[flow/design.v]
module MIPS(
	input clk,
	input rst_n,
	input cpu_en,
	input [7:0] data_read,
	input ram_send,
	input ram_receive,
	output reg cpu_send,
	output reg cpu_receive,
	output reg cpu_ready,
	output reg [15:0] data_addr,
	output reg [7:0] data_store,
	output reg [1:0] mem_ctrl, 
	output reg done
	);
	reg [15:0] R [7:0]; 
	reg [15:0] PC,IR;
	reg [3:0] OP;
	reg [2:0] funct; 
	reg [2:0] state,next_state;
	parameter IDLE = 3'b000,
				 IF = 3'b001,
				 ID = 3'b010,
				 EX = 3'b011,
				 MEM = 3'b100,
				 WB = 3'b101;
	always@(posedge clk)
	begin
		if(~(rst_n&cpu_en))
		begin
			state <= IDLE;
		end
		else
		begin
			case(next_state)
				IDLE:state <= IDLE;
				IF:state <= IF;
				ID:state <= ID;
				EX:state <= EX;
				MEM:state <= MEM;
				WB:state <= WB;
				default:state <= state;
			endcase
		end
	end
	reg [15:0] rs,rt;
	reg [5:0] im;
	reg [11:0] addr;
	reg [15:0] temp;
	reg [1:0] read_cnt;
	reg [1:0] write_cnt;
	reg delay_cnt;
	reg delay_en;
	always@(posedge clk) 
	begin
		if(~(rst_n&cpu_en))
		begin
			cpu_ready <= 1'b0;
			delay_cnt <= 1'b0;
		end
		else if(delay_en)
		begin
			if(delay_cnt)
				cpu_ready <= 1'b0; 
			else
			begin
				cpu_ready <= 1'b1;
				delay_cnt <= 1'b1;
			end
		end
		else
		begin
			cpu_ready <= 1'b0;
			delay_cnt <= 1'b0;
		end
	end
	wire [15:0]PC_1;
	assign PC_1 = PC + 16'd2;
	always@(posedge clk)
	begin
		if(~(rst_n&cpu_en))
		begin
			{R[0],R[1],R[2],R[3],R[4],R[5],R[6],R[7]} <= 128'd0;
			{PC,IR} <= 32'd0;
			{rs,rt} <= 32'd0;
			im <= 6'd0;
			addr <= 12'd0;
			temp <= 16'd0;
			{cpu_receive,cpu_send} <= 2'b00;
			next_state <= IDLE;
			data_addr <= 16'd0;
			data_store <= 8'd0;
			OP <= 4'd0;
			IR <= 16'd0;
			funct <= 3'd0;
			delay_en <= 1'b0;
			done <= 1'b0;
			mem_ctrl <= 2'd0; 
			read_cnt <= 2'd0;
			write_cnt <= 2'd0;
		end
		else
		begin
			case(state)
				IDLE:
				begin
					done <= 1'b0;
					next_state <= IF;
					read_cnt <= 2'd0;
					write_cnt <= 2'd0;
					{cpu_receive,cpu_send} <= 2'b00;
					mem_ctrl <= 2'b00; 
				end
				IF:
				begin
					mem_ctrl <= 2'b10; 
					{cpu_receive,cpu_send} <= 2'b00; 
					if(read_cnt == 2'd0)
					begin
						data_addr <= PC;
						delay_en <= 1'b1;
						if(cpu_receive && ram_send) 
						begin
							cpu_receive <= 1'b0;
							delay_en <= 1'b0;
							read_cnt <= 2'd1;
						end
						else if(ram_send) 
						begin
							IR[15:8] <= data_read;
							if(IR[15:8] == data_read)
								cpu_receive <= 1'b1;
							else
								cpu_receive <= 1'b0;
						end
						else
						begin
							IR[15:8] <= IR[15:8];
							read_cnt <= 2'd0;
						end
					end
					else if(read_cnt == 2'd1)
					begin
						data_addr <= PC + 16'd1;
						delay_en <= 1'b1;
						if(cpu_receive && ram_send) 
						begin
							cpu_receive <= 1'b0;
							delay_en <= 1'b0;
							read_cnt <= 2'd2;
						end
						else if(ram_send) 
						begin
							IR[7:0] <= data_read;
							if(IR[7:0] == data_read)
								cpu_receive <= 1'b1;
							else
								cpu_receive <= 1'b0;
						end
						else
						begin
							IR[7:0] <= IR[7:0];
							read_cnt <= 2'd1;
						end
					end
					else if(read_cnt == 2'd2)
					begin
						next_state <= ID;
						PC <= PC + 16'd2;
						read_cnt <= 2'd0;
						mem_ctrl <= 2'b00; 
						{cpu_receive,cpu_send} <= 2'b00;
					end
					else
					begin
						next_state <= IF;
						PC <= PC;
					end
				end
				ID:
				begin
					OP <= IR[15:12];
					case(IR[11:9])
						3'd0:rs <= R[0];
						3'd1:rs <= R[1];
						3'd2:rs <= R[2];
						3'd3:rs <= R[3];
						3'd4:rs <= R[4];
						3'd5:rs <= R[5];
						3'd6:rs <= R[6];
						3'd7:rs <= R[7];
						default:rs <= 16'd0;
					endcase
					case(IR[8:6])
						3'd0:rt <= R[0];
						3'd1:rt <= R[1];
						3'd2:rt <= R[2];
						3'd3:rt <= R[3];
						3'd4:rt <= R[4];
						3'd5:rt <= R[5];
						3'd6:rt <= R[6];
						3'd7:rt <= R[7];
						default:rt <= 16'd0;
					endcase
					funct <= IR[2:0];
					im <= IR[5:0];
					addr <= IR[11:0];
					next_state <= EX;
				end
				EX:
				begin
					if(OP == 4'b0000) 
					begin
						case(funct)
							3'b000,3'b001:temp <= rs + rt; 
							3'b010,3'b011:temp <= rs - rt; 
							3'b100:temp <= (rs < rt) ? 16'd1:16'd0; 
							3'b101:temp <= rs & rt; 
							3'b110:temp <= rs | rt; 
							3'b111:PC <= rs; 
							default:temp <= 16'd0;
						endcase
					end
					else if(OP[3]) 
					begin
						case(OP)
							4'b1000:temp <= rs + {10'd0,im}; 
							4'b1001:temp <= rs - {10'd0,im}; 
							4'b1010:temp <= rs & {10'd0,im}; 
							4'b1011:temp <= rs | {10'd0,im}; 
							4'b1110:PC <= (rs==rt) ? (PC+16'd2+im<<1):PC; 
							4'b1111:PC <= (rs!=rt) ? (PC+16'd2+im<<1):PC; 
							default:temp <= 16'd0;
						endcase
					end
					else if(OP[2]) 
					begin
						if(OP == 4'b0100) 
							PC <= {PC_1[15:12],addr};
						else if(OP == 4'b0101) 
						begin
							R[7] <= PC;
							PC <= {PC_1[15:12],addr};
						end
					end
					else
						next_state <= IDLE;
					next_state <= MEM;
					read_cnt <= 2'd0;
					write_cnt <= 2'd0;
					data_addr <= 16'd0;
				end
				MEM:
				begin
					case(OP)
						4'b1100: 
							begin
								mem_ctrl <= 2'b10; 
								{cpu_receive,cpu_send} <= 2'b00; 
								if(read_cnt == 2'd0)
								begin
									data_addr <= rs + {10'd0,im};
									delay_en <= 1'b1;
									if(cpu_receive && ram_send) 
									begin
										cpu_receive <= 1'b0;
										delay_en <= 1'b0;
										read_cnt <= 2'd1;
									end
									else if(ram_send) 
									begin
										temp[15:8] <= data_read;
										if(temp[15:8] == data_read)
											cpu_receive <= 1'b1;
										else
											cpu_receive <= 1'b0;
									end
									else
									begin
										temp[15:8] <= temp[15:8];
										read_cnt <= 2'd0;
									end
								end
								else if(read_cnt == 2'd1)
								begin
									data_addr <= rs + {10'd0,im} + 16'd1;
									delay_en <= 1'b1;
									if(cpu_receive && ram_send) 
									begin
										cpu_receive <= 1'b0;
										delay_en <= 1'b0;
										read_cnt <= 2'd2;
									end
									else if(ram_send) 
									begin
										temp[7:0] <= data_read;
										if(temp[7:0] == data_read)
											cpu_receive <= 1'b1;
										else
											cpu_receive <= 1'b0;
									end
									else
									begin
										temp[7:0] <= temp[7:0];
										read_cnt <= 2'd1;
									end
								end
								else if(read_cnt == 2'd2)
								begin
									next_state <= WB;
									read_cnt <= 2'd0;
									mem_ctrl <= 2'b00; 
									{cpu_receive,cpu_send} <= 2'b00;
								end
								else
								begin
									next_state <= MEM;
									temp <= temp;
								end
							end
						4'b1101: 
							begin
								mem_ctrl <= 2'b01; 
								{cpu_receive,cpu_send} <= 2'b00; 
								if(write_cnt == 2'd0)
								begin
									data_addr <= rs + {10'd0,im};
									data_store <= rt[15:8];
									if(cpu_send && ram_receive)
									begin
										cpu_send <= 1'b0;
										write_cnt <= 2'd1;
									end
									else if(data_store == rt[15:8])
										cpu_send <= 1'b1;
									else
									begin
										cpu_send <= 1'b0;
										write_cnt <= 2'd0;
									end
								end
								else if(write_cnt == 2'd1)
								begin
									data_addr <= rs + {10'd0,im} + 16'd1;
									data_store <= rt[7:0];
									if(cpu_send && ram_receive)
									begin
										cpu_send <= 1'b0;
										write_cnt <= 2'd2;
									end
									else if(data_store == rt[7:0])
										cpu_send <= 1'b1;
									else
									begin
										cpu_send <= 1'b0;
										write_cnt <= 2'd1;
									end
								end
								else if(write_cnt == 2'd2)
								begin
									next_state <= WB;
									write_cnt <= 2'd0;
									mem_ctrl <= 2'b00; 
									{cpu_receive,cpu_send} <= 2'b00;
								end
								else
								begin
									next_state <= MEM;
									write_cnt <= write_cnt;
								end
							end
						default:
							begin
								mem_ctrl <= 2'b00; 
								temp <= temp;
								data_store <= 8'd0;
								data_addr <= 8'd0;
								next_state <= WB;
							end
					endcase
				end
				WB:
				begin
					if(OP == 4'b0000) 
					begin
						case(IR[5:3])
							3'd0:R[0] <= temp;
							3'd1:R[1] <= temp;
							3'd2:R[2] <= temp;
							3'd3:R[3] <= temp;
							3'd4:R[4] <= temp;
							3'd5:R[5] <= temp;
							3'd6:R[6] <= temp;
							3'd7:R[7] <= temp;
						endcase
					end
					else if(OP[3]) 
					begin
						if((OP[3:2] == 2'b10) | (OP == 4'b1100)) 
						begin
							case(IR[8:6])
								3'd0:R[0] <= temp;
								3'd1:R[1] <= temp;
								3'd2:R[2] <= temp;
								3'd3:R[3] <= temp;
								3'd4:R[4] <= temp;
								3'd5:R[5] <= temp;
								3'd6:R[6] <= temp;
								3'd7:R[7] <= temp;
							endcase
						end
					end
					else 
						{R[0],R[1],R[2],R[3],R[4],R[5],R[6],R[7]} <= {R[0],R[1],R[2],R[3],R[4],R[5],R[6],R[7]};
					done <= 1'b1;
					next_state <= IDLE;
				end
			endcase
		end
	end
endmodule
[flow/run.sh]
#!/bin/bash
# the make line also repeats each setting of config.mk as NAME=value (left out here)
make -C /OpenROAD-flow-scripts/flow DESIGN_CONFIG=/design/flow/config.mk WORK_HOME=/design/flow/orfs CLKGATE_MAP_FILE= finish
[flow/config.mk]
export PLATFORM = sky130hd
export DESIGN_NAME = MIPS
export DESIGN_NICKNAME = MIPS
export VERILOG_FILES = /design/flow/design.v
export SDC_FILE = /design/flow/constraint.sdc
export NUM_CORES = 4
export LEC_CHECK = 0
export ABC_AREA = 1
export CAP_MARGIN = 20
export CORE_MARGIN = 2
export CORE_UTILIZATION = 72
export CTS_CLUSTER_DIAMETER = 201
export CTS_CLUSTER_SIZE = 20
export SETUP_SLACK_MARGIN = 0.76
export SLEW_MARGIN = 5
[flow/constraint.sdc]
create_clock -name core_clock -period 2.91 [get_ports {clk}]
set_input_delay 0.5820 -clock core_clock [delete_from_list [all_inputs] [get_ports {clk}]]
set_output_delay 0.5820 -clock core_clock [all_outputs]
set_load 0.01 [all_outputs]
==> results.py, run 1 <==
# Flow results
metrics = {
    "cts": {
        "cts_num_sinks": 274,
        "clockBufferDepth": 3,
        "numCtsBuffers": 17,
        "cts_root_buf": "clkbuf_16",
        "cts_hold_buf": 0,
        "htreeDepth": 1,
    },
    "floorplanning": {
        "die_h_um": 162,
        "coreArea_mm2": 0.0244,
        "fp_util": 0.737,
        "dieArea_mm2": 0.0262,
        "row_count": 57,
        "top_level_ports": 43,
        "dieWidth_um": 162,
    },
    "run_status": {
        "lastStage": "global routing (5_1_grt)",
        "outcome": "stopped before the end",
        "firstError": "[ERROR GRT-0232] Routing congestion too high. Check the congestion heatmap in the GUI.",
    },
    "yosys": {
        "synth_stat.cells": 2725,
        "ys_sh_simple": 0.223,
        "synth_cell_types": 56,
        "aoi_share": 0.282,
        "top_area_cell": "dfxtp_1",
        "avgSynthCellArea_um2": 6.60,
        "seq_area_frac_synth": 0.305,
        "synth.logic.top_family": "AND-OR/OR-AND gates",
        "synth_area_mm2": 0.0180,
        "top_cell_area_share": 0.305,
        "synth_warnings": 2,
        "async_reset_ff_frac": 0,
        "common_cells": "444 x nand2_1, 338 x o21ai_0, 300 x inv_1, 275 x a21oi_1, 274 x dfxtp_1",
        "adder_share": 0.0578,
        "topCellsByArea": "dfxtp_1 31%, o21ai_0 9.4%, nand2_1 9.3%",
        "xor_area_frac": 0.0278,
        "synth_cells": 2725,
        "flop_cell": "dfxtp_1",
        "synth_flop_count": 274,
        "ys_sh_mux": 0,
        "synth-edff-count": 0,
        "ys_area_mm2": 0.0180,
        "top_cell": "nand2_1",
        "fp_nets": 2818,
    },
    "placed_design": {
        "post-dp-hpwl_um": 51100,
        "dp_slack_ns": -0.000239,
        "place.gp.congestion": 1.15,
        "io_buffer_count": 42,
    },
    "global_route": {
        "grt-ovfl-total": 351,
        "track_usage": 0.919,
    },
}
[routing by layer]
metal	GRT usage	overflow
met4	0.926	114
met3	0.845	52
met1	0.908	20
met2	1.00	156
met5	0.742	9
[what timing repair did]
| item | 4_1_cts |
|---|---|
| resized | 285 |
| setup buffers | 68 |
| cloned | 5 |
| setup endpoints to repair | 144 |
| pin swaps | 68 |
[through the flow]
| step | hold slack, ns | power, W | cells | setup TNS, ns | cell area, um2 |
|---|---|---|---|---|---|
| 4_1_cts | 0.397 | 0.00630 | 3125 | 0 | 21100 |
| 3_5_place_dp | 0.384 | 0.00404 | 3029 | -0.000239 | 19100 |
| 3_3_place_gp | 0.384 | 0.00403 | 3029 | 0 | 19100 |
| 2_1_floorplan | 0.375 | 0.00396 | 2725 | 0 | 18300 |
==> run 2: changes to the inputs <==
CAP_MARGIN = 15   (was 20)
CELL_PAD_IN_SITES_DETAIL_PLACEMENT = 0   (was unset)
CORE_UTILIZATION = 66   (was 72)
CTS_CLUSTER_DIAMETER = unset   (was 201)
CTS_CLUSTER_SIZE = 74   (was 20)
GPL_ROUTABILITY_DRIVEN = 0   (was unset)
MAX_ROUTING_LAYER = met4   (was unset)
MIN_ROUTING_LAYER = met1   (was unset)
SETUP_SLACK_MARGIN = 0.61   (was 0.76)
SLEW_MARGIN = 20   (was 5)
TNS_END_PERCENT = 100   (was unset)
clock period = 3.06 ns   (was 2.91 ns; I/O delays follow)
==> run 2 against run 1 <==
  * The run now finishes clean
  * Area after synthesis is the same
  * Die area increased by 8.9%
  * Synthesized cell count unchanged
==> results.py, run 2 <==
# Physical implementation metrics
metrics = {
    "run_status": {
        "outcome": "complete, no violations",
    },
    "power_and_ir_drop": {
        "p_seq_w": 0.00357,
        "ir_drop_mv": 0.453,
        "p_clk_frac": 0.501,
        "switching_power_w": 0.00168,
        "powerClk_w": 0.00378,
        "sw_frac_of_total": 0.222,
        "powerComb_w": 0.000198,
        "sequentialPowerShare": 0.473,
        "power-top-group": "the clock network",
        "combPwrFrac": 0.026,
        "p_int_w": 0.00587,
        "leakagePower_nw": 8.63,
        "p_per_area_mw_per_mm2": 344,
    },
    "yosys": {
        "adder_share": 0.0578,
        "synth_area_mm2": 0.0180,
        "seq_area_frac_synth": 0.305,
        "top_cell_area_share": 0.305,
        "synth_stat.cells": 2725,
        "top_area_cell": "dfxtp_1",
        "top_cell": "nand2_1",
        "xor_area_frac": 0.0278,
        "synth_cell_types": 56,
        "synth-edff-count": 0,
        "aoi_share": 0.282,
        "synth_cells": 2725,
        "async_reset_ff_frac": 0,
        "ys_sh_mux": 0,
        "ys_sh_simple": 0.223,
        "fp_nets": 2818,
        "ys_area_mm2": 0.0180,
        "synth_warnings": 2,
        "common_cells": "444 x nand2_1, 338 x o21ai_0, 300 x inv_1, 275 x a21oi_1, 274 x dfxtp_1",
        "flop_cell": "dfxtp_1",
        "synth_flop_count": 274,
        "synth.logic.top_family": "AND-OR/OR-AND gates",
        "topCellsByArea": "dfxtp_1 31%, o21ai_0 9.4%, nand2_1 9.3%",
        "avgSynthCellArea_um2": 6.60,
    },
    "final_timing": {
        "finalSetupTns_ns": 0,
        "drv_slew": 0,
        "period_needed_ns": 2.73,
        "clock_skew_ns": 0.0116,
        "worst_slew_pin_slew_ns": 1.20,
        "finalHoldViolCount": 0,
        "setup_viol": 0,
        "fmax_mhz": 366,
        "period_used_share": 0.892,
        "rsz0062_at_grt": "true",
        "slew_headroom": 0.201,
    },
    "run": {
        "maxCapViolations": 0,
        "warning_count": 74,
    },
    "drt": {
        "drc": 0,
        "wl_met1_um": 26700,
        "vias": 22400,
        "drt_pass1_iterations": 15,
        "routed_wl_um": 78000,
        "antenna_left": 0,
        "drtIter0Drc": 4497,
        "highest_layer": "met4",
        "vias_per_cell": 6.99,
        "wl_met3_um": 13900,
        "dr_wl_met2_um": 30300,
        "wire_per_inst_um": 24.4,
    },
    "worst_setup_path": {
        "startpoint": "rs[0]",
        "startpoint_type": "flop",
        "worstReg2RegEnd": "data_addr[15]",
        "cp_num_buf_inv": 0,
        "r2r-start": "rs[0]",
        "cp_num_cells": 15,
        "cp_slowest_cell": "fa_2",
        "regToRegSetupSlack_ns": 0.33,
        "arrival_ns": 3.19,
        "required_ns": 3.52,
        "criticalPathCategory": "reg2reg",
        "cp-end-kind": "flop",
        "worst-path-max-fanout": 5,
        "crit_end": "data_addr[15]",
        "max_stage_delay_ns": 0.64,
        "cp_common_cell": "nand2_1",
        "cpLargestDelayFamily": "simple AND/OR/NAND/NOR gates",
        "ff2ff_path_depth": 15,
        "path_cells": "ha_4 > fa_2 > nand2_1 > nor2_2 > nand3_2 > nor2_4 > nand3_2 > nor2_2 > nand2_2 > nor2_4 > nand3_1 > nand2_1 > nand2_1 > nand3_1 > a21oi_1",
    },
    "min_path": {
        "holdCritStartpoint": "delay_cnt",
        "whs_endpoint": "cpu_ready",
        "holdPathStages": 1,
        "hold_class": "reg2reg",
    },
    "global_route": {
        "track_usage": 0.504,
        "grt_pass1_wl_um": 109000,
        "grt-ovfl-total": 0,
        "grt_pass1_vias": 19500,
        "antenna_found_initial": 2,
        "grt_max_degree": 87,
    },
    "floorplanning": {
        "top_level_ports": 43,
        "coreArea_mm2": 0.0269,
        "die_h_um": 169,
        "dieWidth_um": 169,
        "fp_util": 0.669,
        "row_count": 60,
        "dieArea_mm2": 0.0286,
    },
    "final_layout": {
        "area_growth_syn_to_layout_pct": 22.1,
        "comb_area_mm2": 0.0118,
        "nFillCells": 1832,
        "final-seq-area_mm2": 0.00554,
        "stdcell_area_mm2": 0.0219,
        "nNetsFinal": 2931,
    },
    "cts": {
        "numCtsBuffers": 30,
        "cts_root_buf": "clkbuf_16",
        "cts_tree": "built",
        "clockBufferDepth": 3,
        "cts_hold_buf": 0,
        "cts_num_sinks": 274,
        "clk_latency_ns": 0.58,
        "htreeDepth": 1,
        "clkTransAtPathRegs_ns": 0.06,
    },
    "placed_design": {
        "io_buffer_count": 42,
        "post-dp-hpwl_um": 51900,
        "placed_cell_area_mm2": 0.0192,
    },
}
[run 2: layout make-up]
cell class                 instances  share of cell area
sequential                       274               0.253
inverter                         329              0.0586
timing repair buffer             229              0.0866
antenna                            2            0.000228
clock buffer                      40              0.0382
multi-input combinational       1971               0.536
clock inverter                    10             0.00753
timing repair inverter             3            0.000913
tap                              341              0.0194
[run 2: through the flow]
step / setup WS, ns / hold slack, ns / utilization / std cells / power [W]
2_1_floorplan: 0.612 / 0.375 / - / 2725 / 0.00377
5_1_grt: 0.230 / 0.418 / 0.816 / 3199 / 0.00765
6_report: 0.331 / 0.402 / 0.816 / 3199 / 0.00755
4_1_cts: 0.397 / 0.409 / 0.765 / 3146 / 0.00749
3_5_place_dp: 0.177 / 0.392 / 0.713 / 3081 / 0.00385
3_3_place_gp: 0.211 / 0.384 / 0.713 / 3081 / 0.00384
[run 2: timing repair]
action                                 in CTS  in global routing
pin swaps                                  13                 83
endpoints found under the hold margin       0                  0
gates resized                              90                267
setup endpoints to repair                  47                101
setup buffers                              13                 49
cloned                                      2                  2
[run 2: per-layer routing]
metal | GRT usage | vias up
li1 | - | 9538
met1 | 0.633 | 9995
met2 | 0.713 | 2141
met3 | 0.168 | 699
met4 | 0.279 | 0
met5 | - | -
==> run 3: changes to the inputs <==
CORE_ASPECT_RATIO = 0.81   (was unset)
CORE_UTILIZATION = 22   (was 66)
CTS_CLUSTER_SIZE = 90   (was 74)
GPL_ROUTABILITY_DRIVEN = 1   (was 0)
PLACE_DENSITY_LB_ADDON = 0.29   (was unset)
SETUP_SLACK_MARGIN = unset   (was 0.61)
clock period = 3.15 ns   (was 3.06 ns; I/O delays follow)
==> run 3 against run 2 <==
  * Still clean
  * Flip-flop count is the same
  * Non-clock buffer count shrank 32
  * Sequential share of layout area is 0.14 points higher
  * Combinational power grew 4%
  * Sequential power fell by 3%
  * Power increased by 7.4%
  * Worst hold slack lost 0.0068 ns
  * First-iteration DRC count down 45%
  * Maximum frequency down 7.6%
  * Die area grew to 2.9 times the previous value
  * Global-route usage decreased by 30 points
  * Count of clock-buffer cells in the layout grew 6
  * Critical path type unchanged
==> results.py, run 3 <==
# Physical implementation metrics
metrics = {
    "yosys": {
        "top_area_cell": "dfxtp_1",
        "seq_area_frac_synth": 0.305,
        "synth-edff-count": 0,
        "async_reset_ff_frac": 0,
        "flop_cell": "dfxtp_1",
        "synth.logic.top_family": "AND-OR/OR-AND gates",
        "ys_sh_simple": 0.223,
        "ys_area_mm2": 0.0180,
        "synth_cell_types": 56,
        "adder_share": 0.0578,
        "topCellsByArea": "dfxtp_1 31%, o21ai_0 9.4%, nand2_1 9.3%",
        "aoi_share": 0.282,
        "synth_area_mm2": 0.0180,
        "common_cells": "444 x nand2_1, 338 x o21ai_0, 300 x inv_1, 275 x a21oi_1, 274 x dfxtp_1",
        "fp_nets": 2818,
        "synth_flop_count": 274,
        "top_cell_area_share": 0.305,
        "synth_warnings": 2,
        "top_cell": "nand2_1",
        "avgSynthCellArea_um2": 6.60,
        "synth_stat.cells": 2725,
        "synth_cells": 2725,
        "ys_sh_mux": 0,
        "xor_area_frac": 0.0278,
    },
    "cts": {
        "cts_root_buf": "clkbuf_16",
        "cts_num_sinks": 274,
        "numCtsBuffers": 35,
        "clockBufferDepth": 3,
        "post_cts_buffers": 0,
        "htreeDepth": 2,
        "clkTransAtPathRegs_ns": 0.06,
        "cts_tree": "built",
        "clk_latency_ns": 0.58,
    },
    "final_timing": {
        "fmax_mhz": 339,
        "worst_slew_pin_slew_ns": 0.929,
        "drv_slew": 0,
        "period_needed_ns": 2.95,
        "slew_headroom": 0.364,
        "finalHoldViolCount": 0,
        "finalSetupTns_ns": 0,
        "period_used_share": 0.937,
        "setup_viol": 0,
        "rsz0062_at_grt": "true",
        "clock_skew_ns": 0.0274,
    },
    "worst_setup_path": {
        "startpoint": "rs[0]",
        "startpoint_type": "flop",
        "worstReg2RegEnd": "data_addr[14]",
        "r2r-start": "rs[0]",
        "worst-path-max-fanout": 4,
        "cp_slowest_cell": "fa_1",
        "cp_common_cell": "nand3_1",
        "max_stage_delay_ns": 0.58,
        "path_cells": "ha_1 > fa_1 > ha_1 > inv_1 > nor2_1 > nand3_1 > nor2_1 > nand3_1 > nor3_1 > nand2_1 > nand2_1 > nand3_1 > nand3_1 > nand2_1 > a21oi_1",
        "crit_end": "data_addr[14]",
        "regToRegSetupSlack_ns": 0.20,
        "cpLargestDelayFamily": "simple AND/OR/NAND/NOR gates",
        "arrival_ns": 3.44,
        "cp-end-kind": "flop",
        "criticalPathCategory": "reg2reg",
        "required_ns": 3.63,
        "cp_num_cells": 15,
        "cp_num_buf_inv": 1,
        "ff2ff_path_depth": 15,
    },
    "final_layout": {
        "area_growth_syn_to_layout_pct": 20.1,
        "final_core_util": 0.266,
        "nNetsFinal": 2901,
        "stdcell_area_mm2": 0.0216,
    },
    "power_and_ir_drop": {
        "ir_drop_mv": 0.257,
        "p_int_w": 0.00619,
        "switching_power_w": 0.00192,
        "p_seq_w": 0.00348,
        "p_per_area_mw_per_mm2": 376,
        "powerComb_w": 0.000205,
        "sequentialPowerShare": 0.429,
        "p_clk_frac": 0.546,
        "combPwrFrac": 0.025,
        "power-top-group": "the clock network",
        "powerClk_w": 0.00442,
        "leakagePower_nw": 8.36,
        "sw_frac_of_total": 0.236,
    },
    "min_path": {
        "holdCritStartpoint": "delay_cnt",
        "holdPathStages": 1,
        "hold_class": "reg2reg",
        "whs_endpoint": "cpu_ready",
    },
    "placed_design": {
        "post-dp-hpwl_um": 65700,
        "placed_cell_area_mm2": 0.0203,
        "io_buffer_count": 42,
        "place.gp.congestion": 0.949,
    },
    "drt": {
        "drtIter0Drc": 2469,
        "antenna_left": 0,
        "drt_pass1_iterations": 6,
        "vias_per_cell": 5.14,
        "wire_per_inst_um": 22.0,
        "vias": 20000,
        "drc": 0,
        "routed_wl_um": 85800,
    },
    "run_status": {
        "outcome": "complete, no violations",
    },
    "floorplanning": {
        "dieWidth_um": 322,
        "row_count": 94,
        "top_level_ports": 43,
        "dieArea_mm2": 0.0840,
        "die_h_um": 261,
        "fp_util": 0.222,
        "coreArea_mm2": 0.0810,
    },
    "global_route": {
        "grt_max_degree": 115,
        "grt_pass1_vias": 18000,
        "track_usage": 0.203,
        "antenna_found_initial": 1,
        "grt_pass1_wl_um": 125000,
        "grt-ovfl-total": 0,
    },
    "run": {
        "maxCapViolations": 0,
        "warning_count": 73,
    },
}
==> run 3: what timing repair did <==
item | in CTS | in global routing
hold endpoints to repair | 0 | 0
resized | 0 | 4
endpoints found under the setup margin | 0 | 5
hold buffers | 0 | 0
==> run 3: area by class of cell <==
type	count	area, um2
timing repair buffer	197	1630
inverter	329	1240
antenna	1	2.50
fill	9037	59400
multi-input combinational	1971	10600
clock inverter	18	277
tap	1056	1320
sequential	274	5490
clock buffer	46	987
==> run 3: metal layers <==
metal | vias up | GRT usage | wire length, um
met2 | 924 | 0.284 | 34800
li1 | 9498 | - | -
met5 | - | - | 0
met1 | 9492 | 0.304 | 41800
met3 | 100 | 0.0316 | 7560
met4 | 0 | 0.0408 | 1630
==> run 3: per-stage QoR <==
step                total power [W]  std cells  hold slack [ns]  worst slack (ns)
floorplan                   0.00367       2725            0.375             0.622
global placement            0.00376       3827            0.386             0.168
detailed placement          0.00375       3827            0.389             0.217
CTS                         0.00815       3891            0.400             0.188
global route                0.00831       3892            0.422           -0.0400
finish                      0.00811       3892            0.396             0.197
==> run 4: changes to the inputs <==
ABC_AREA = 0   (was 1)
CORE_ASPECT_RATIO = unset   (was 0.81)
CORE_MARGIN = 7   (was 2)
CORE_UTILIZATION = 55   (was 22)
CTS_CLUSTER_SIZE = unset   (was 90)
MAX_ROUTING_LAYER = unset   (was met4)
PLACE_DENSITY_LB_ADDON = 0.24   (was 0.29)
SETUP_SLACK_MARGIN = 0.61   (was unset)
clock period = 3.43 ns   (was 3.15 ns; I/O delays follow)
==> run 4 against run 3 <==
  * First-iteration DRC count shrank 4.5%
  * Worst setup slack improved by 0.049 ns
  * Worst hold slack better by 0.029 ns
  * Register-to-register slack improved by 0.05 ns
  * Largest cell class unchanged
  * Largest power group unchanged
  * Highest routed layer is now met5
==> results.py, run 4 <==
# Physical implementation metrics
metrics = {
    "yosys": {
        "seq_area_frac_synth": 0.291,
        "xor_area_frac": 0.0548,
        "avgSynthCellArea_um2": 8.26,
        "flop_cell": "dfxtp_1",
        "top_cell": "nor2_1",
        "aoi_share": 0.212,
        "ys_sh_simple": 0.178,
        "topCellsByArea": "dfxtp_1 29%, mux2i_1 9.9%, nor2_1 5.7%",
        "top_area_cell": "dfxtp_1",
        "ys_sh_mux": 0.148,
        "synth.logic.top_family": "AND-OR/OR-AND gates",
        "synth_warnings": 2,
        "synth-edff-count": 0,
        "synth_stat.cells": 2281,
        "adder_share": 0.0551,
        "synth_flop_count": 274,
        "synth_area_mm2": 0.0188,
        "ys_area_mm2": 0.0188,
        "common_cells": "285 x nor2_1, 274 x dfxtp_1, 187 x mux2i_1, 163 x nand2_1, 150 x clkbuf_1",
        "synth_cells": 2281,
        "synth_cell_types": 96,
        "top_cell_area_share": 0.291,
        "fp_nets": 2374,
        "async_reset_ff_frac": 0,
    },
    "worst_setup_path": {
        "r2r-start": "rs[0]",
        "startpoint": "rs[0]",
        "crit_end": "data_addr[13]",
        "worst-path-max-fanout": 4,
        "path_cells": "ha_4 > fa_2 > a211o_1 > a2111oi_4 > a211o_2 > nand4_4 > or4b_4 > or4_1 > a31oi_1",
        "max_stage_delay_ns": 0.53,
        "criticalPathCategory": "reg2reg",
        "cp_slowest_cell": "or4b_4",
        "arrival_ns": 3.71,
        "cp-end-kind": "flop",
        "required_ns": 3.95,
        "cp_num_buf_inv": 0,
        "worstReg2RegEnd": "data_addr[13]",
        "cp_num_cells": 9,
        "regToRegSetupSlack_ns": 0.25,
        "cpLargestDelayFamily": "simple AND/OR/NAND/NOR gates",
        "startpoint_type": "flop",
        "ff2ff_path_depth": 9,
    },
    "final_layout": {
        "stdcell_area_mm2": 0.0223,
        "nNetsFinal": 2442,
        "final_core_util": 0.663,
        "nFillCells": 2866,
        "area_growth_syn_to_layout_pct": 18.4,
        "comb_area_mm2": 0.0129,
        "fin_cells": 2821,
        "final-seq-area_mm2": 0.00551,
    },
    "min_path": {
        "holdCritStartpoint": "delay_cnt",
        "hold_class": "reg2reg",
        "whs_endpoint": "cpu_ready",
        "holdPathStages": 1,
    },
    "drt": {
        "drtIter0Drc": 2357,
        "wl_met3_um": 8200,
        "highest_layer": "met5",
        "antenna_left": 0,
        "drc": 0,
        "vias": 18700,
        "wire_per_inst_um": 26.4,
        "dr_wl_met2_um": 32200,
        "vias_per_cell": 6.64,
        "routed_wl_um": 74500,
        "wl_met1_um": 30100,
        "drt_pass1_iterations": 6,
    },
    "run": {
        "maxCapViolations": 0,
        "warning_count": 76,
    },
    "power_and_ir_drop": {
        "powerComb_w": 0.000190,
        "combPwrFrac": 0.028,
        "p_int_w": 0.00536,
        "ir_drop_mv": 0.516,
        "powerClk_w": 0.00354,
        "sequentialPowerShare": 0.461,
        "power-top-group": "the clock network",
        "sw_frac_of_total": 0.226,
        "p_seq_w": 0.00319,
        "switching_power_w": 0.00157,
        "p_per_area_mw_per_mm2": 310,
        "p_clk_frac": 0.511,
        "leakagePower_nw": 8.52,
    },
    "cts": {
        "numCtsBuffers": 31,
        "clockBufferDepth": 3,
        "cts_num_sinks": 274,
        "clk_latency_ns": 0.61,
        "clkTransAtPathRegs_ns": 0.06,
        "cts_tree": "built",
        "cts_root_buf": "clkbuf_16",
        "htreeDepth": 1,
    },
    "final_timing": {
        "finalHoldViolCount": 0,
        "fmax_mhz": 314,
        "period_needed_ns": 3.18,
        "drv_slew": 0,
        "setup_viol": 0,
        "finalSetupTns_ns": 0,
        "clock_skew_ns": 0.0231,
        "rsz0062_at_grt": "true",
        "period_used_share": 0.928,
        "worst_slew_pin_slew_ns": 0.898,
        "slew_headroom": 0.399,
    },
    "floorplanning": {
        "fp_util": 0.560,
        "coreArea_mm2": 0.0336,
        "top_level_ports": 43,
        "dieWidth_um": 199,
        "die_h_um": 199,
        "row_count": 67,
        "dieArea_mm2": 0.0396,
    },
    "placed_design": {
        "placed_cell_area_mm2": 0.0203,
        "place_inst": 2733,
        "place.gp.congestion": 1.05,
        "io_buffer_count": 42,
        "post-dp-hpwl_um": 54600,
    },
    "global_route": {
        "track_usage": 0.362,
        "grt-ovfl-total": 0,
        "antenna_found_initial": 3,
        "grt_pass1_vias": 17500,
        "grt_pass1_wl_um": 110000,
        "grt_max_degree": 104,
    },
    "run_status": {
        "outcome": "complete, no violations",
    },
}
run 4: area by class of cell:
cell class | instances | share of cell area
multi-input cells | 1730 | 0.578
flip-flops and latches | 274 | 0.247
repair buffers | 234 | 0.0877
well taps | 448 | 0.0251
diodes | 1 | 0.000112
clock buffers | 46 | 0.0423
clock inverters | 10 | 0.00606
inverters | 78 | 0.0135
run 4: metrics by stage:
stage          hold WS, ns  setup slack (ns)  power, W
6_report             0.424             0.246   0.00692
3_5_place_dp         0.394             0.192   0.00344
4_1_cts              0.429             0.297   0.00694
2_1_floorplan        0.367             0.353   0.00337
3_3_place_gp         0.371             0.223   0.00344
5_1_grt              0.434             0.192   0.00707
run 4: what timing repair did:
action                     in CTS  in global routing
gates cloned                    0                  0
setup endpoints to repair      45                 87
setup buffers                  23                  8
resized                        64                 84
hold buffers                    0                  0
pin swaps                      24                 40
run 4: routing by layer:
layer | global-route usage | up-vias
li1 | - | 8387
met1 | 0.479 | 9009
met2 | 0.546 | 1094
met3 | 0.0980 | 234
met4 | 0.166 | 4
met5 | 0 | -
==> run 5: changes to the inputs <==
ABC_AREA = 1   (was 0)
CORE_MARGIN = 2   (was 7)
CORE_UTILIZATION = 71   (was 55)
CTS_CLUSTER_DIAMETER = 198   (was unset)
CTS_CLUSTER_SIZE = 15   (was unset)
GPL_ROUTABILITY_DRIVEN = 0   (was 1)
PLACE_DENSITY_LB_ADDON = unset   (was 0.24)
clock period = 3.06 ns   (was 3.43 ns; I/O delays follow)
==> run 5 against run 4 <==
  * Die area shrank 33%
  * The flow now stops in global routing (5_1_grt)
  * Area after synthesis shrank 4.6%
  * Synthesized cell count grew 19%
==> results.py, run 5 <==
# Flow results
metrics = {
    "yosys": {
        "flop_cell": "dfxtp_1",
        "synth_cell_types": 56,
        "ys_sh_simple": 0.223,
        "synth_area_mm2": 0.0180,
        "top_cell_area_share": 0.305,
        "synth_flop_count": 274,
        "synth_warnings": 2,
        "fp_nets": 2818,
        "common_cells": "444 x nand2_1, 338 x o21ai_0, 300 x inv_1, 275 x a21oi_1, 274 x dfxtp_1",
        "topCellsByArea": "dfxtp_1 31%, o21ai_0 9.4%, nand2_1 9.3%",
        "top_cell": "nand2_1",
        "adder_share": 0.0578,
        "synth-edff-count": 0,
        "ys_area_mm2": 0.0180,
        "synth_cells": 2725,
        "ys_sh_mux": 0,
        "seq_area_frac_synth": 0.305,
        "top_area_cell": "dfxtp_1",
        "xor_area_frac": 0.0278,
        "avgSynthCellArea_um2": 6.60,
        "synth_stat.cells": 2725,
        "aoi_share": 0.282,
        "synth.logic.top_family": "AND-OR/OR-AND gates",
        "async_reset_ff_frac": 0,
    },
    "floorplanning": {
        "die_h_um": 163,
        "coreArea_mm2": 0.0250,
        "dieArea_mm2": 0.0266,
        "fp_util": 0.718,
        "row_count": 58,
        "top_level_ports": 43,
        "dieWidth_um": 163,
    },
    "cts": {
        "cts_hold_buf": 0,
        "clockBufferDepth": 3,
        "numCtsBuffers": 22,
        "cts_num_sinks": 274,
        "htreeDepth": 1,
        "cts_root_buf": "clkbuf_16",
    },
    "placed_design": {
        "io_buffer_count": 42,
        "post-dp-hpwl_um": 52000,
    },
    "run_status": {
        "outcome": "stopped before the end",
        "lastStage": "global routing (5_1_grt)",
    },
}
[run 5: through the flow]
stage               utilization  setup WS (ns)  cells  hold WS [ns]  cell area (um2)
CTS                       0.817          0.445   3142         0.403            20400
detailed placement        0.769          0.181   3080         0.393            19300
floorplan                     -          0.612   2725         0.375            18000
global placement          0.769          0.250   3080         0.384            19300
[run 5: what timing repair did]
item,CTS
setup buffers,38
endpoints found under the setup margin,46
pin swaps,24
gates resized,111
==> run 6: changes to the inputs <==
ABC_AREA = unset   (was 1)
CAP_MARGIN = 40   (was 15)
CELL_PAD_IN_SITES_DETAIL_PLACEMENT = unset   (was 0)
CORE_ASPECT_RATIO = 0.96   (was unset)
CORE_UTILIZATION = 32   (was 71)
CTS_CLUSTER_DIAMETER = unset   (was 198)
CTS_CLUSTER_SIZE = unset   (was 15)
GPL_ROUTABILITY_DRIVEN = unset   (was 0)
GPL_TIMING_DRIVEN = 0   (was unset)
MIN_ROUTING_LAYER = unset   (was met1)
SETUP_SLACK_MARGIN = unset   (was 0.61)
SLEW_MARGIN = 5   (was 20)
TNS_END_PERCENT = unset   (was 100)
clock period = 10.0 ns   (was 3.06 ns; I/O delays follow)
==> run 6 against run 5 <==
  * The run now finishes clean
  * Synthesized cell count is 16% lower
  * Die area is 130% higher
  * Area after synthesis is 4.8% higher
==> results.py, run 6 <==
# Physical implementation metrics
metrics = {
    "floorplanning": {
        "dieWidth_um": 252,
        "dieArea_mm2": 0.0608,
        "die_h_um": 242,
        "top_level_ports": 43,
        "coreArea_mm2": 0.0585,
        "row_count": 87,
        "fp_util": 0.322,
    },
    "yosys": {
        "ys_sh_mux": 0.148,
        "synth_warnings": 2,
        "adder_share": 0.0551,
        "avgSynthCellArea_um2": 8.26,
        "synth_area_mm2": 0.0188,
        "common_cells": "285 x nor2_1, 274 x dfxtp_1, 187 x mux2i_1, 163 x nand2_1, 150 x clkbuf_1",
        "fp_nets": 2374,
        "async_reset_ff_frac": 0,
        "top_area_cell": "dfxtp_1",
        "synth_cells": 2281,
        "synth-edff-count": 0,
        "topCellsByArea": "dfxtp_1 29%, mux2i_1 9.9%, nor2_1 5.7%",
        "synth_cell_types": 96,
        "ys_sh_simple": 0.178,
        "flop_cell": "dfxtp_1",
        "synth.logic.top_family": "AND-OR/OR-AND gates",
        "synth_flop_count": 274,
        "aoi_share": 0.212,
        "top_cell": "nor2_1",
        "top_cell_area_share": 0.291,
        "ys_area_mm2": 0.0188,
        "seq_area_frac_synth": 0.291,
        "xor_area_frac": 0.0548,
        "synth_stat.cells": 2281,
    },
    "final_layout": {
        "area_growth_syn_to_layout_pct": 13.9,
        "nFillCells": 6007,
        "nNetsFinal": 2459,
    },
    "worst_setup_path": {
        "startpoint_type": "flop",
        "cp_slowest_cell": "nor4_1",
        "worst-path-max-fanout": 10,
        "arrival_ns": 5.52,
        "criticalPathCategory": "reg2reg",
        "r2r-start": "rs[6]",
        "regToRegSetupSlack_ns": 4.94,
        "required_ns": 10.46,
        "cp-end-kind": "flop",
        "ff2ff_path_depth": 13,
        "max_stage_delay_ns": 0.62,
        "cp_num_buf_inv": 5,
        "cpLargestDelayFamily": "buffers and inverters",
        "cp_num_cells": 13,
        "path_cells": "buf_2 > inv_1 > ha_1 > clkbuf_1 > nor4_1 > nand4_1 > xor2_1 > o211ai_1 > nor2b_1 > clkbuf_1 > clkbuf_1 > o21ai_0 > a21oi_1",
        "crit_end": "PC[7]",
        "worstReg2RegEnd": "PC[7]",
        "cp_common_cell": "clkbuf_1",
        "startpoint": "rs[6]",
    },
    "final_timing": {
        "finalSetupTns_ns": 0,
        "finalHoldViolCount": 0,
        "drv_slew": 0,
        "fmax_mhz": 198,
        "setup_viol": 0,
        "worst_slew_pin_slew_ns": 0.995,
        "clock_skew_ns": 0.0274,
        "period_needed_ns": 5.06,
        "period_used_share": 0.506,
        "setup_ws_ns": 4.94,
        "rsz0062_at_grt": "false",
        "slew_headroom": 0.337,
        "whs_ns": 0.380,
    },
    "placed_design": {
        "dp_slack_ns": 5.04,
        "post-dp-hpwl_um": 62800,
        "place.gp.congestion": 1.02,
        "io_buffer_count": 34,
    },
    "drt": {
        "drc": 0,
        "routed_wl_um": 82500,
        "wire_per_inst_um": 26.2,
        "antenna_left": 0,
        "vias_per_cell": 6.04,
        "n_antenna_cell": 0,
        "drt_pass1_iterations": 5,
        "vias": 19000,
        "drtIter0Drc": 2311,
    },
    "power_and_ir_drop": {
        "p_clk_frac": 0.536,
        "powerComb_w": 0.0000717,
        "combPwrFrac": 0.029,
        "power-top-group": "the clock network",
        "switching_power_w": 0.000588,
        "p_int_w": 0.00193,
        "powerClk_w": 0.00135,
        "ir_drop_mv": 0.0934,
        "p_seq_w": 0.00110,
        "leakagePower_nw": 7.75,
        "sw_frac_of_total": 0.234,
        "p_per_area_mw_per_mm2": 117,
        "sequentialPowerShare": 0.436,
    },
    "global_route": {
        "grt-ovfl-total": 0,
        "grt_max_degree": 14,
        "grt_pass1_vias": 17900,
        "track_usage": 0.264,
        "grt_pass1_wl_um": 121000,
        "antenna_found_initial": 0,
    },
    "run": {
        "maxCapViolations": 0,
        "warning_count": 70,
    },
    "cts": {
        "clockBufferDepth": 3,
        "htreeDepth": 2,
        "cts_num_sinks": 274,
        "numCtsBuffers": 34,
        "cts_resized": 0,
        "cts_root_buf": "clkbuf_16",
        "cts_hold_buf": 0,
        "post_cts_buffers": 0,
        "cts_tree": "built",
        "clk_latency_ns": 0.56,
        "clkTransAtPathRegs_ns": 0.06,
    },
    "run_status": {
        "outcome": "complete, no violations",
    },
    "min_path": {
        "whs_endpoint": "cpu_ready",
        "hold_class": "reg2reg",
        "holdCritStartpoint": "delay_cnt",
        "holdPathStages": 1,
    },
}
run 6: through the flow:
| stage | cell area (um2) | util | instances | power [W] |
|---|---|---|---|---|
| 2_1_floorplan | 18800 | - | 2281 | 0.00116 |
| 3_3_place_gp | 20100 | 0.344 | 3071 | 0.00119 |
| 3_5_place_dp | 20300 | 0.347 | 3086 | 0.00119 |
| 4_1_cts | 21500 | 0.367 | 3145 | 0.00252 |
| 5_1_grt | 21500 | 0.367 | 3145 | 0.00257 |
| 6_report | 21500 | 0.367 | 3145 | 0.00252 |
run 6: area by class of cell:
type	count	area, um2	area share
Clock inverter	17	267	0.0124
Clock buffer	42	922	0.0430
Tap cell	756	946	0.0441
Timing Repair Buffer	49	488	0.0227
Inverter	78	293	0.0136
Sequential cell	274	5490	0.256
Multi-Input combinational cell	1730	12200	0.569
Buffer	199	860	0.0401
run 6: per-layer routing:
metal / track usage / wire, um
met5: 0 / 0
met4: 0.121 / 4190
met3: 0.0484 / 8540
met2: 0.400 / 35700
met1: 0.362 / 34100
==> run 7: changes to the inputs <==
CELL_PAD_IN_SITES_DETAIL_PLACEMENT = 2   (was unset)
CELL_PAD_IN_SITES_GLOBAL_PLACEMENT = 0   (was unset)
CORE_ASPECT_RATIO = 0.58   (was 0.96)
CORE_UTILIZATION = 69   (was 32)
GPL_TIMING_DRIVEN = 1   (was 0)
MAX_ROUTING_LAYER = met4   (was unset)
MIN_ROUTING_LAYER = met2   (was unset)
PLACE_DENSITY_LB_ADDON = 0.23   (was unset)
SETUP_SLACK_MARGIN = 1.88   (was unset)
SLEW_MARGIN = 15   (was 5)
==> run 7 against run 6 <==
  * The flow now stops in detailed placement (3_5_place_dp)
  * Area after synthesis stayed put
  * Synthesized cell count stayed put
  * Die area is 53% lower
==> results.py, run 7 <==
# Flow results
metrics = {
    "run_status": {
        "outcome": "stopped before the end",
        "firstError": "[ERROR DPL-0033] detailed placement checks failed during check placement.",
        "lastStage": "detailed placement (3_5_place_dp)",
    },
    "yosys": {
        "adder_share": 0.0551,
        "fp_nets": 2374,
        "topCellsByArea": "dfxtp_1 29%, mux2i_1 9.9%, nor2_1 5.7%",
        "common_cells": "285 x nor2_1, 274 x dfxtp_1, 187 x mux2i_1, 163 x nand2_1, 150 x clkbuf_1",
        "aoi_share": 0.212,
        "synth_warnings": 2,
        "synth-edff-count": 0,
        "synth_area_mm2": 0.0188,
        "synth_cells": 2281,
        "xor_area_frac": 0.0548,
        "top_cell": "nor2_1",
        "top_area_cell": "dfxtp_1",
        "ys_sh_mux": 0.148,
        "synth_cell_types": 96,
        "ys_sh_simple": 0.178,
        "flop_cell": "dfxtp_1",
        "synth_flop_count": 274,
        "seq_area_frac_synth": 0.291,
        "avgSynthCellArea_um2": 8.26,
        "synth.logic.top_family": "AND-OR/OR-AND gates",
        "async_reset_ff_frac": 0,
        "ys_area_mm2": 0.0188,
        "synth_stat.cells": 2281,
        "top_cell_area_share": 0.291,
    },
    "floorplanning": {
        "top_level_ports": 43,
        "coreArea_mm2": 0.0265,
        "die_h_um": 130,
        "fp_util": 0.710,
        "dieArea_mm2": 0.0287,
        "row_count": 45,
        "dieWidth_um": 221,
    },
    "placed_design": {
        "io_buffer_count": 42,
        "place.gp.congestion": 1.19,
    },
}
## run 7: stage by stage
stage,instances,setup slack [ns],hold slack (ns),total power [W],cell area (um2)
2_1_floorplan,2281,6.41,0.367,0.00116,18800
3_3_place_gp,2520,4.57,0.376,0.00117,19200
==> run 8: changes to the inputs <==
ABC_AREA = 1   (was unset)
CAP_MARGIN = 15   (was 40)
CELL_PAD_IN_SITES_DETAIL_PLACEMENT = 0   (was 2)
CELL_PAD_IN_SITES_GLOBAL_PLACEMENT = unset   (was 0)
CORE_ASPECT_RATIO = unset   (was 0.58)
CORE_MARGIN = 7   (was 2)
CORE_UTILIZATION = 68   (was 69)
CTS_CLUSTER_DIAMETER = 361   (was unset)
GPL_ROUTABILITY_DRIVEN = 0   (was unset)
GPL_TIMING_DRIVEN = unset   (was 1)
HOLD_SLACK_MARGIN = 0.29   (was unset)
MAX_ROUTING_LAYER = unset   (was met4)
MIN_ROUTING_LAYER = met1   (was met2)
PLACE_DENSITY_LB_ADDON = 0.24   (was 0.23)
SETUP_SLACK_MARGIN = 0.61   (was 1.88)
SLEW_MARGIN = 20   (was 15)
TNS_END_PERCENT = 100   (was unset)
clock period = 3.43 ns   (was 10.0 ns; I/O delays follow)
==> run 8 against run 7 <==
  * The run now finishes clean
  * Die area grew 8.7%
  * Synthesized cell count up 19%
  * Area after synthesis down 4.6%
==> results.py, run 8 <==
# Physical implementation metrics
metrics = {
    "power_and_ir_drop": {
        "p_clk_frac": 0.505,
        "powerComb_w": 0.000171,
        "sw_frac_of_total": 0.224,
        "combPwrFrac": 0.025,
        "p_int_w": 0.00527,
        "switching_power_w": 0.00152,
        "p_seq_w": 0.00319,
        "finalPower_w": 0.00679,
        "sequentialPowerShare": 0.470,
        "power-top-group": "the clock network",
        "powerClk_w": 0.00343,
        "p_per_area_mw_per_mm2": 338,
        "ir_drop_mv": 0.479,
        "leakagePower_nw": 7.86,
    },
    "yosys": {
        "synth_warnings": 2,
        "async_reset_ff_frac": 0,
        "aoi_share": 0.282,
        "synth_cell_types": 56,
        "top_area_cell": "dfxtp_1",
        "ys_area_mm2": 0.0180,
        "synth_stat.cells": 2725,
        "synth-edff-count": 0,
        "synth_area_mm2": 0.0180,
        "adder_share": 0.0578,
        "top_cell_area_share": 0.305,
        "ys_sh_mux": 0,
        "avgSynthCellArea_um2": 6.60,
        "topCellsByArea": "dfxtp_1 31%, o21ai_0 9.4%, nand2_1 9.3%",
        "ys_sh_simple": 0.223,
        "fp_nets": 2818,
        "flop_cell": "dfxtp_1",
        "top_cell": "nand2_1",
        "synth.logic.top_family": "AND-OR/OR-AND gates",
        "xor_area_frac": 0.0278,
        "synth_flop_count": 274,
        "seq_area_frac_synth": 0.305,
        "synth_cells": 2725,
        "common_cells": "444 x nand2_1, 338 x o21ai_0, 300 x inv_1, 275 x a21oi_1, 274 x dfxtp_1",
    },
    "placed_design": {
        "placed_cell_area_mm2": 0.0187,
        "post-dp-hpwl_um": 50000,
        "place_inst": 3012,
        "io_buffer_count": 42,
    },
    "global_route": {
        "grt-ovfl-total": 0,
        "antenna_found_initial": 1,
        "grt_pass1_vias": 19600,
        "track_usage": 0.435,
        "grt_pass1_wl_um": 109000,
        "grt_max_degree": 95,
    },
    "worst_setup_path": {
        "cp_common_cell": "nor2_1",
        "path_cells": "nor2_1 > inv_1 > nor2_1 > nand2_2 > o22ai_1 > a31oi_2 > o21ai_0 > nand2_1 > a21oi_1",
        "criticalPathCategory": "reg2reg",
        "crit_end": "temp[6]",
        "worst-path-max-fanout": 12,
        "regToRegSetupSlack_ns": 0.52,
        "arrival_ns": 3.40,
        "r2r-start": "OP[2]",
        "required_ns": 3.91,
        "worstReg2RegEnd": "temp[6]",
        "cp_num_buf_inv": 1,
        "startpoint": "OP[2]",
        "cpLargestDelayFamily": "simple AND/OR/NAND/NOR gates",
        "max_stage_delay_ns": 0.58,
        "cp-end-kind": "flop",
        "ff2ff_path_depth": 9,
        "cp_num_cells": 9,
        "cp_slowest_cell": "nor2_1",
        "startpoint_type": "flop",
    },
    "final_timing": {
        "period_needed_ns": 2.91,
        "rsz0062_at_grt": "true",
        "drv_slew": 0,
        "period_used_share": 0.850,
        "clock_skew_ns": 0.0161,
        "slew_headroom": 0.258,
        "finalSetupTns_ns": 0,
        "setup_viol": 0,
        "finalHoldViolCount": 0,
        "worst_slew_pin_slew_ns": 1.11,
        "fmax_mhz": 343,
    },
    "floorplanning": {
        "dieArea_mm2": 0.0312,
        "row_count": 59,
        "top_level_ports": 43,
        "die_h_um": 177,
        "fp_util": 0.692,
        "dieWidth_um": 177,
        "coreArea_mm2": 0.0260,
    },
    "min_path": {
        "whs_endpoint": "cpu_ready",
        "holdPathStages": 1,
        "holdCritStartpoint": "delay_cnt",
        "hold_class": "reg2reg",
    },
    "final_layout": {
        "comb_area_mm2": 0.0109,
        "nFillCells": 1896,
        "nNetsFinal": 2815,
        "area_growth_syn_to_layout_pct": 11.9,
        "stdcell_area_mm2": 0.0201,
        "fin_cells": 3080,
        "final-seq-area_mm2": 0.00553,
    },
    "cts": {
        "cts_root_buf": "clkbuf_16",
        "clkTransAtPathRegs_ns": 0.06,
        "clk_latency_ns": 0.57,
        "cts_tree": "built",
        "cts_hold_buf": 0,
        "numCtsBuffers": 29,
        "cts_num_sinks": 274,
        "htreeDepth": 1,
        "clockBufferDepth": 3,
    },
    "drt": {
        "routed_wl_um": 72000,
        "vias": 21500,
        "drt_pass1_iterations": 12,
        "antenna_left": 0,
        "drc": 0,
        "wire_per_inst_um": 23.4,
        "vias_per_cell": 6.97,
        "drtIter0Drc": 4729,
    },
    "run": {
        "maxCapViolations": 0,
        "warning_count": 71,
    },
    "run_status": {
        "outcome": "complete, no violations",
    },
}
run 8: routing by layer:
metal  up-vias  track usage  wire length, um
li1       9303            -                -
met1      9510        0.551            24700
met2      2092        0.624            28600
met3       556        0.161            12600
met4         2        0.266             6110
met5         -            0               13
run 8: layout make-up:
| cell class | count | area share |
|---|---|---|
| Clock buffer | 40 | 0.0421 |
| Clock inverter | 13 | 0.00927 |
| Multi-Input combinational cell | 1971 | 0.540 |
| Timing Repair Buffer | 117 | 0.0501 |
| Sequential cell | 274 | 0.275 |
| Inverter | 329 | 0.0628 |
| Tap cell | 335 | 0.0208 |
| Antenna cell | 1 | 0.000124 |
run 8: per-stage QoR:
stage / hold slack, ns / setup slack [ns] / util
after floorplan: 0.375 / 0.902 / -
after global placement: 0.378 / 0.182 / 0.718
after detailed placement: 0.389 / 0.150 / 0.718
after CTS: 0.400 / 0.641 / 0.761
after global routing: 0.413 / 0.517 / 0.774
final: 0.398 / 0.516 / 0.774
run 8: repair_timing:
item,in CTS,in global routing
cloned,0,0
pin swaps,1,7
endpoints found under the setup margin,22,52
hold endpoints to repair,0,0
setup buffers,3,11
gates resized,18,82
==> run 9: changes to the inputs <==
ABC_AREA = unset   (was 1)
CAP_MARGIN = 20   (was 15)
CELL_PAD_IN_SITES_DETAIL_PLACEMENT = unset   (was 0)
CORE_MARGIN = 2   (was 7)
CORE_UTILIZATION = 65   (was 68)
CTS_CLUSTER_DIAMETER = unset   (was 361)
GPL_ROUTABILITY_DRIVEN = unset   (was 0)
HOLD_SLACK_MARGIN = unset   (was 0.29)
MIN_ROUTING_LAYER = unset   (was met1)
PLACE_DENSITY_LB_ADDON = unset   (was 0.24)
SETUP_SLACK_MARGIN = unset   (was 0.61)
TNS_END_PERCENT = unset   (was 100)
clock period = 4.75 ns   (was 3.43 ns; I/O delays follow)
==> run 9 against run 8 <==
  * Global-route usage up 1.7 points
  * Maximum frequency down 28%
  * Combinational power down 26%
  * Still clean
  * Worst hold slack worse by 0.010 ns
  * Synthesized cell count down 16%
==> results.py, run 9 <==
# Physical implementation metrics
metrics = {
    "drt": {
        "routed_wl_um": 70600,
        "wl_met3_um": 9380,
        "drt_pass1_iterations": 6,
        "drtIter0Drc": 2808,
        "drc": 0,
        "highest_layer": "met5",
        "wire_per_inst_um": 26.9,
        "vias_per_cell": 7.12,
        "dr_wl_met2_um": 30100,
        "antenna_left": 0,
        "vias": 18700,
        "wl_met1_um": 26300,
    },
    "global_route": {
        "grt-ovfl-total": 0,
        "grt_pass1_wl_um": 107000,
        "antenna_found_initial": 3,
        "grt_pass1_vias": 17600,
        "grt_max_degree": 94,
        "track_usage": 0.452,
    },
    "final_timing": {
        "rsz0062_at_grt": "false",
        "period_needed_ns": 4.05,
        "finalHoldViolCount": 0,
        "slew_headroom": 0.273,
        "period_used_share": 0.853,
        "setup_viol": 0,
        "worst_slew_pin_slew_ns": 1.09,
        "clock_skew_ns": 0.0458,
        "drv_slew": 0,
        "finalSetupTns_ns": 0,
        "fmax_mhz": 247,
        "setup_ws_ns": 0.697,
    },
    "yosys": {
        "fp_nets": 2374,
        "synth_cell_types": 96,
        "adder_share": 0.0551,
        "synth_area_mm2": 0.0188,
        "top_cell": "nor2_1",
        "synth_stat.cells": 2281,
        "synth-edff-count": 0,
        "ys_area_mm2": 0.0188,
        "aoi_share": 0.212,
        "avgSynthCellArea_um2": 8.26,
        "synth_flop_count": 274,
        "ys_sh_simple": 0.178,
        "synth_cells": 2281,
        "top_area_cell": "dfxtp_1",
        "top_cell_area_share": 0.291,
        "ys_sh_mux": 0.148,
        "xor_area_frac": 0.0548,
        "seq_area_frac_synth": 0.291,
        "common_cells": "285 x nor2_1, 274 x dfxtp_1, 187 x mux2i_1, 163 x nand2_1, 150 x clkbuf_1",
        "flop_cell": "dfxtp_1",
        "synth_warnings": 2,
        "synth.logic.top_family": "AND-OR/OR-AND gates",
        "topCellsByArea": "dfxtp_1 29%, mux2i_1 9.9%, nor2_1 5.7%",
        "async_reset_ff_frac": 0,
    },
    "power_and_ir_drop": {
        "combPwrFrac": 0.027,
        "sw_frac_of_total": 0.234,
        "p_clk_frac": 0.484,
        "powerClk_w": 0.00228,
        "p_int_w": 0.00361,
        "switching_power_w": 0.00110,
        "finalPower_w": 0.00471,
        "powerComb_w": 0.000126,
        "p_seq_w": 0.00231,
        "sequentialPowerShare": 0.490,
        "p_per_area_mw_per_mm2": 232,
        "ir_drop_mv": 0.332,
        "leakagePower_nw": 7.58,
        "power-top-group": "sequential cells",
    },
    "floorplanning": {
        "dieArea_mm2": 0.0304,
        "row_count": 62,
        "die_h_um": 174,
        "fp_util": 0.658,
        "dieWidth_um": 174,
        "top_level_ports": 43,
        "coreArea_mm2": 0.0286,
    },
    "cts": {
        "htreeDepth": 1,
        "cts_hold_buf": 0,
        "cts_tree": "built",
        "numCtsBuffers": 30,
        "cts_root_buf": "clkbuf_16",
        "post_cts_buffers": 0,
        "clockBufferDepth": 3,
        "clk_latency_ns": 0.60,
        "cts_num_sinks": 274,
        "clkTransAtPathRegs_ns": 0.06,
        "cts_resized": 0,
    },
    "final_layout": {
        "final-seq-area_mm2": 0.00549,
        "fin_cells": 2625,
        "stdcell_area_mm2": 0.0203,
        "comb_area_mm2": 0.0122,
        "nNetsFinal": 2312,
        "nFillCells": 2251,
        "area_growth_syn_to_layout_pct": 8.00,
    },
    "min_path": {
        "hold_class": "reg2reg",
        "holdPathStages": 1,
        "holdCritStartpoint": "delay_cnt",
        "whs_endpoint": "cpu_ready",
    },
    "run": {
        "maxCapViolations": 0,
        "warning_count": 72,
    },
    "worst_setup_path": {
        "regToRegSetupSlack_ns": 0.70,
        "crit_end": "PC[8]",
        "cp_num_buf_inv": 2,
        "cp_slowest_cell": "nor4_1",
        "path_cells": "inv_1 > ha_1 > nor4_1 > nand4_1 > xor2_1 > o211ai_1 > nor2b_1 > buf_4 > o21ai_0 > o22ai_1 > nor2_1",
        "cpLargestDelayFamily": "simple AND/OR/NAND/NOR gates",
        "worstReg2RegEnd": "PC[8]",
        "max_stage_delay_ns": 0.65,
        "worst-path-max-fanout": 12,
        "criticalPathCategory": "reg2reg",
        "startpoint_type": "flop",
        "cp_num_cells": 11,
        "ff2ff_path_depth": 11,
        "startpoint": "rs[12]",
        "cp-end-kind": "flop",
        "r2r-start": "rs[12]",
        "required_ns": 5.16,
        "arrival_ns": 4.46,
    },
    "placed_design": {
        "io_buffer_count": 42,
        "dp_slack_ns": 0.922,
        "placed_cell_area_mm2": 0.0194,
        "place.gp.congestion": 1.04,
        "place_inst": 2571,
        "post-dp-hpwl_um": 50300,
    },
    "run_status": {
        "outcome": "complete, no violations",
    },
}
-- run 9: per-stage QoR --
step	utilization	hold WS (ns)
6_report	0.711	0.387
2_1_floorplan	-	0.367
5_1_grt	0.711	0.415
3_3_place_gp	0.678	0.374
4_1_cts	0.711	0.388
3_5_place_dp	0.678	0.380
-- run 9: layout make-up --
| type | count | area share |
|---|---|---|
| Multi-Input combinational cell | 1730 | 0.602 |
| Tap cell | 384 | 0.0236 |
| Clock buffer | 45 | 0.0431 |
| Sequential cell | 274 | 0.270 |
| Inverter | 78 | 0.0144 |
| Timing Repair Buffer | 105 | 0.0439 |
| Clock inverter | 8 | 0.00344 |
| Antenna cell | 1 | 0.000123 |
-- run 9: routing by layer --
metal	vias to the layer above	GRT usage
met5	-	0.00641
met4	2	0.257
met3	331	0.107
met2	1386	0.684
met1	8842	0.592
li1	8122	-
==> run 10: changes to the inputs <==
CORE_UTILIZATION = 66   (was 65)
clock period = 5.36 ns   (was 4.75 ns; I/O delays follow)
==> run 10 against run 9 <==
  * Area after synthesis unchanged
  * Sequential power down 11%
  * Die area is 1.5% lower
  * Routed wire length fell by 2.1%
  * Final cell count down 0.80%
  * First-iteration DRC count decreased by 13%
  * Global-route usage down 0.48 points
  * Power down 11%
  * Count of clock-buffer cells in the layout unchanged
  * Flip-flop count stayed put
  * Synthesized cell count unchanged
==> results.py, run 10 <==
# Physical implementation metrics
metrics = {
    "min_path": {
        "holdPathStages": 1,
        "hold_class": "reg2reg",
        "whs_endpoint": "cpu_ready",
        "holdCritStartpoint": "delay_cnt",
    },
    "floorplanning": {
        "fp_util": 0.674,
        "die_h_um": 173,
        "dieWidth_um": 173,
        "dieArea_mm2": 0.0299,
        "coreArea_mm2": 0.0279,
        "row_count": 61,
        "top_level_ports": 43,
    },
    "final_layout": {
        "nFillCells": 2153,
        "final_core_util": 0.725,
        "area_growth_syn_to_layout_pct": 7.47,
        "nNetsFinal": 2295,
        "stdcell_area_mm2": 0.0202,
    },
    "cts": {
        "cts_num_sinks": 274,
        "post_cts_buffers": 0,
        "htreeDepth": 1,
        "clk_latency_ns": 0.57,
        "cts_tree": "built",
        "numCtsBuffers": 30,
        "clockBufferDepth": 3,
        "cts_root_buf": "clkbuf_16",
        "cts_resized": 0,
        "clkTransAtPathRegs_ns": 0.06,
        "cts_hold_buf": 0,
    },
    "final_timing": {
        "finalSetupTns_ns": 0,
        "clock_skew_ns": 0.0141,
        "slew_headroom": 0.314,
        "period_used_share": 0.703,
        "whs_ns": 0.385,
        "finalHoldViolCount": 0,
        "period_needed_ns": 3.77,
        "setup_viol": 0,
        "worst_slew_pin_slew_ns": 1.03,
        "drv_slew": 0,
        "fmax_mhz": 265,
        "rsz0062_at_grt": "false",
    },
    "yosys": {
        "common_cells": "285 x nor2_1, 274 x dfxtp_1, 187 x mux2i_1, 163 x nand2_1, 150 x clkbuf_1",
        "top_area_cell": "dfxtp_1",
        "topCellsByArea": "dfxtp_1 29%, mux2i_1 9.9%, nor2_1 5.7%",
        "synth_cell_types": 96,
        "synth.logic.top_family": "AND-OR/OR-AND gates",
        "synth-edff-count": 0,
        "ys_sh_simple": 0.178,
        "synth_stat.cells": 2281,
        "top_cell": "nor2_1",
        "synth_flop_count": 274,
        "top_cell_area_share": 0.291,
        "fp_nets": 2374,
        "ys_area_mm2": 0.0188,
        "avgSynthCellArea_um2": 8.26,
        "synth_cells": 2281,
        "synth_warnings": 2,
        "aoi_share": 0.212,
        "async_reset_ff_frac": 0,
        "seq_area_frac_synth": 0.291,
        "synth_area_mm2": 0.0188,
        "flop_cell": "dfxtp_1",
        "adder_share": 0.0551,
        "xor_area_frac": 0.0548,
        "ys_sh_mux": 0.148,
    },
    "power_and_ir_drop": {
        "sw_frac_of_total": 0.229,
        "p_seq_w": 0.00205,
        "power-top-group": "the clock network",
        "combPwrFrac": 0.025,
        "ir_drop_mv": 0.299,
        "leakagePower_nw": 7.52,
        "p_int_w": 0.00325,
        "p_clk_frac": 0.490,
        "sequentialPowerShare": 0.485,
        "switching_power_w": 0.000968,
        "p_per_area_mw_per_mm2": 208,
        "powerComb_w": 0.000107,
        "powerClk_w": 0.00207,
    },
    "worst_setup_path": {
        "cp_slowest_cell": "or4b_4",
        "path_cells": "inv_1 > ha_1 > a211oi_2 > o21ai_1 > and2_2 > a21oi_1 > or4b_4 > or4_1 > a31oi_1",
        "cp_num_buf_inv": 1,
        "cp-end-kind": "flop",
        "cpLargestDelayFamily": "simple AND/OR/NAND/NOR gates",
        "r2r-start": "funct[1]",
        "regToRegSetupSlack_ns": 1.59,
        "max_stage_delay_ns": 0.57,
        "worst-path-max-fanout": 17,
        "arrival_ns": 4.26,
        "crit_end": "data_addr[13]",
        "required_ns": 5.85,
        "startpoint": "funct[1]",
        "cp_num_cells": 9,
        "criticalPathCategory": "reg2reg",
        "ff2ff_path_depth": 9,
        "startpoint_type": "flop",
        "worstReg2RegEnd": "data_addr[13]",
    },
    "placed_design": {
        "post-dp-hpwl_um": 48800,
        "place.gp.congestion": 1.04,
        "placed_cell_area_mm2": 0.0193,
        "io_buffer_count": 42,
    },
    "drt": {
        "vias_per_cell": 7.12,
        "routed_wl_um": 69100,
        "drtIter0Drc": 2444,
        "drt_pass1_iterations": 6,
        "vias": 18500,
        "wire_per_inst_um": 26.5,
        "antenna_left": 0,
        "drc": 0,
    },
    "run": {
        "warning_count": 72,
        "maxCapViolations": 0,
    },
    "global_route": {
        "antenna_found_initial": 3,
        "grt-ovfl-total": 0,
        "grt_pass1_vias": 17500,
        "grt_pass1_wl_um": 105000,
        "grt_max_degree": 88,
        "track_usage": 0.448,
    },
    "run_status": {
        "outcome": "complete, no violations",
    },
}
## run 10: cell type report
| type | count | area [um2] | share of cell area |
|---|---|---|---|
| clock buffer | 45 | 918 | 0.0454 |
| timing repair buffer | 88 | 766 | 0.0378 |
| antenna | 1 | 2.50 | 0.000124 |
| sequential | 274 | 5490 | 0.271 |
| inverter | 78 | 293 | 0.0145 |
| multi-input combinational | 1730 | 12200 | 0.605 |
| tap | 378 | 473 | 0.0234 |
| clock inverter | 10 | 62.6 | 0.00309 |
## run 10: routing by layer
metal / GRT usage / vias to the layer above / wire length [um]
li1: - / 8108 / -
met1: 0.572 / 8787 / 25500
met2: 0.685 / 1334 / 29700
met3: 0.125 / 305 / 9250
met4: 0.245 / 8 / 4540
met5: 0 / - / 119
## run 10: through the flow
| step | cells | setup WS, ns | power, W |
|---|---|---|---|
| final | 2604 | 1.59 | 0.00422 |
| after detailed placement | 2548 | 1.63 | 0.00219 |
| after global placement | 2548 | 1.70 | 0.00219 |
| after global routing | 2603 | 1.38 | 0.00429 |
| after CTS | 2603 | 1.63 | 0.00420 |
| after floorplan | 2281 | 2.05 | 0.00216 |
Power figures rest on the tool's default switching activity, not on a simulated workload.
